## build 29
Design ALU, start of the top module:
module ALU (
    input Clk,
    input Reset,
    input [7:0] operand_A, operand_B,
    input [3:0] Sel,
    output [7:0] Out,
    output [3:0] Flag);
clock: 11.7 ns
lec_check: 0
cap_margin: 10
core_margin: 2
core_utilization: 70
gpl_timing_driven: 1
hold_slack_margin: -0.1
max_routing_layer: met5
place_density: 0.65
setup_slack_margin: -0.62
slew_margin: 20
tns_end_percent: 80
run.sh (not shown) runs the stock make flow with config.mk's settings and CLKGATE_MAP_FILE=.
Status: build 29 FAILED at global routing (5_1_grt) (tool error)
### build 29 -> build 4
Settings: a deleted HOLD_SLACK_MARGIN that had been -0.1; an added CORE_ASPECT_RATIO of 0.5; a change of CORE_UTILIZATION from 70 to 30; a change of SETUP_SLACK_MARGIN from -0.62 to -0.9; an added GPL_ROUTABILITY_DRIVEN of 0; a change of TNS_END_PERCENT from 80 to 100; a change of the clock period (ns, I/O delays scaled along) from 11.7 to 17.0.
==> comparison <==
- The flow did not stop early for build 4: all stages ran, and the layout cleared the timing, design-rule and antenna checks.
- Per the comparison of build 4 with build 29, overall chip area moved up, cell count after placement moved up, x dimension of the die moved up.
diff inputs: build 4 => build 95
Settings: TNS_END_PERCENT changed from 100 to 20; GPL_TIMING_DRIVEN changed from 1 to 0; PLACE_DENSITY_LB_ADDON newly set to 0.07; PLACE_DENSITY removed (was 0.65); CTS_CLUSTER_DIAMETER newly set to 124; CTS_CLUSTER_SIZE newly set to 15; CORE_ASPECT_RATIO removed (was 0.5); SETUP_SLACK_MARGIN removed (was -0.9); GPL_ROUTABILITY_DRIVEN removed (was 0).
Notes after the runs:
- Build 95 contains fewer vias than build 4.
- Diff build 4 and build 95: cell area higher in build 95
- In the flow results for build 4 and build 95, the met3 layer usage reported by global route is larger on build 4.
- In the flow results for build 4 and build 95, the number of filler cells placed in the layout is smaller on build 4.
Modified inputs, build 65 compared to build 95
Settings: an added GPL_ROUTABILITY_DRIVEN of 0; a deleted PLACE_DENSITY_LB_ADDON that had been 0.07; a change of MAX_ROUTING_LAYER from met5 to met4; an added PLACE_DENSITY of 0.65; a change of CTS_CLUSTER_SIZE from 15 to 82; an added CELL_PAD_IN_SITES_GLOBAL_PLACEMENT of 2; a deleted CTS_CLUSTER_DIAMETER that had been 124; an added SETUP_SLACK_MARGIN of 4.75.
- Status: flip-flop count parity (build 65, build 95)
- On number of clock buffers in the layout, build 65 and build 95 are neck and neck.
- Going from build 95 to build 65, first-pass GRT wire length went up, combinational fraction of the cell area went down by 2.3 points, final setup slack of the worst path rose 2.16 ns.
Input changes introduced in build 68 (baseline for comparison: build 65):
Settings: GPL_ROUTABILITY_DRIVEN removed (was 0); CTS_CLUSTER_SIZE removed (was 82); MAX_ROUTING_LAYER removed (was met4); CORE_UTILIZATION changed from 30 to 39; CAP_MARGIN changed from 10 to 20; GPL_TIMING_DRIVEN removed (was 0); TNS_END_PERCENT removed (was 20); PLACE_DENSITY removed (was 0.65); CELL_PAD_IN_SITES_GLOBAL_PLACEMENT removed (was 2); SETUP_SLACK_MARGIN removed (was 4.75); the clock period (ns, I/O delays scaled along) changed from 17.0 to 16.4.
==> comparison <==
The run showing the smaller total power per unit cell area is build 65. Per the comparison of build 68 with build 65, routed wire length shows a reduction of about 20%; combinational power share shows a reduction of 1.9 points; critical path depth shows a reduction of about 4%; final instance count without filler cells shows a reduction of about 10%. Compared with build 65, in build 68 worst setup slack fell by 2.25 ns, detailed-route vias per instance now sits higher, number of buffers other than clock buffers in the final layout went down, cell area dropped about 12%. [build 68] data arrival time at the worst-slack endpoint rose 1.65 ns relative to build 65.
Inputs modified between build 68 and build 11:
Settings: changing CORE_UTILIZATION from 39 to 40; setting CELL_PAD_IN_SITES_GLOBAL_PLACEMENT to 2 for the first time; setting MIN_ROUTING_LAYER to met2 for the first time; changing the clock period (ns, I/O delays scaled along) from 16.4 to 15.4.
Notes after the runs:
Lower number of cells in the finished layout apart from fillers among build 68 and build 11: build 68
Global-route usage was higher in the run labelled build 11.
[build 11] minimum setup slack in the final design fell 0.28 ns relative to build 68
Against build 68, build 11 comes in 23 higher on detailed-routing iteration count for the pre-antenna-repair pass.
Between build 68 and build 11, the difference in flip-flop and latch share of the layout cell area is negligible.
Build 11 completed end to end with timing, DRC and antenna clean.
Build 68 ran to completion and came out clean on the timing, design-rule and antenna checks.
From build 68 to build 11 the numbers moved as follows: worst hold slack went up by 0.028 ns, area share of buffers outside the clock network went up by 0.46 points, via count went up by 2,931, total non-filler cell area in the finished layout went up by about 1.4%.
Switching component of the power came out higher on build 11 than on build 68.

Setup of job 9330:
Starting RTL as in the previous note.
clock: 13.5 ns
lec_check: 0
cap_margin: 20
core_margin: 10
core_utilization: 40
setup_slack_margin: -1.18
slew_margin: 20
tns_end_percent: 50
Job 9330 finished all stages; however, its layout fails the closing checks, the failures being setup timing.
Inputs modified between job 9330 and job 1168:
- MIN_ROUTING_LAYER: unset -> met2
- SLEW_MARGIN: 20 -> 40
- CORE_MARGIN: 10 -> 9
- TNS_END_PERCENT: 50 -> unset
- CELL_PAD_IN_SITES_GLOBAL_PLACEMENT: unset -> 0
- PLACE_DENSITY: unset -> 0.56
- CAP_MARGIN: 20 -> 10
- SETUP_SLACK_MARGIN: -1.18 -> -0.73
- CORE_UTILIZATION: 40 -> 42
- CTS_CLUSTER_DIAMETER: unset -> 262
Notes after the runs:
Taking job 9330 as the reference, in job 1168 die footprint lower, average wire length per cell after detail routing higher. Job 9330 has a lower worst hold-check slack than job 1168. Cmp job 9330 and job 1168 / post-layout minimum cycle time / lower: job 9330. Job 9330 → job 1168: final cell utilization of the core rose 3.6 points; layout overhead on the synthesized area rose 2.9 points; combinational cell fraction of total power rose 0.2 points. Job 1168 -> job 9330: number of standard cells reported by yosys delta 0, exact match. Compared with job 9330, job 1168 shows a higher total power of the final layout. Status for job 9330 and job 1168: no clean run. Job 1168 -> stages 100% | layout checks FAIL | setup timing. When job 1168 is set beside job 9330, its total track usage turns out to be 19 points larger.
Input-level comparison between job 9122 and job 1168:
- clearing SETUP_SLACK_MARGIN, which used to be -0.73
- clearing PLACE_DENSITY, which used to be 0.56
- clearing CTS_CLUSTER_DIAMETER, which used to be 262
- swapping 40 for 20 in SLEW_MARGIN
- swapping 42 for 31 in CORE_UTILIZATION
- swapping 9 for 10 in CORE_MARGIN
- clearing CELL_PAD_IN_SITES_GLOBAL_PLACEMENT, which used to be 0
- swapping 10 for 20 in CAP_MARGIN
- putting TNS_END_PERCENT at 15 where nothing was set
- clearing MIN_ROUTING_LAYER, which used to be met2
[summary]
Job 9122 ended with every stage complete and zero timing, DRC or antenna violations.
Compared with job 1168, job 9122 degrades die size.
[job 9122] period utilization fell 7.0 points relative to job 1168
Clock power: higher on job 1168
Power figures rest on the tool's default switching activity, not on a simulated workload.
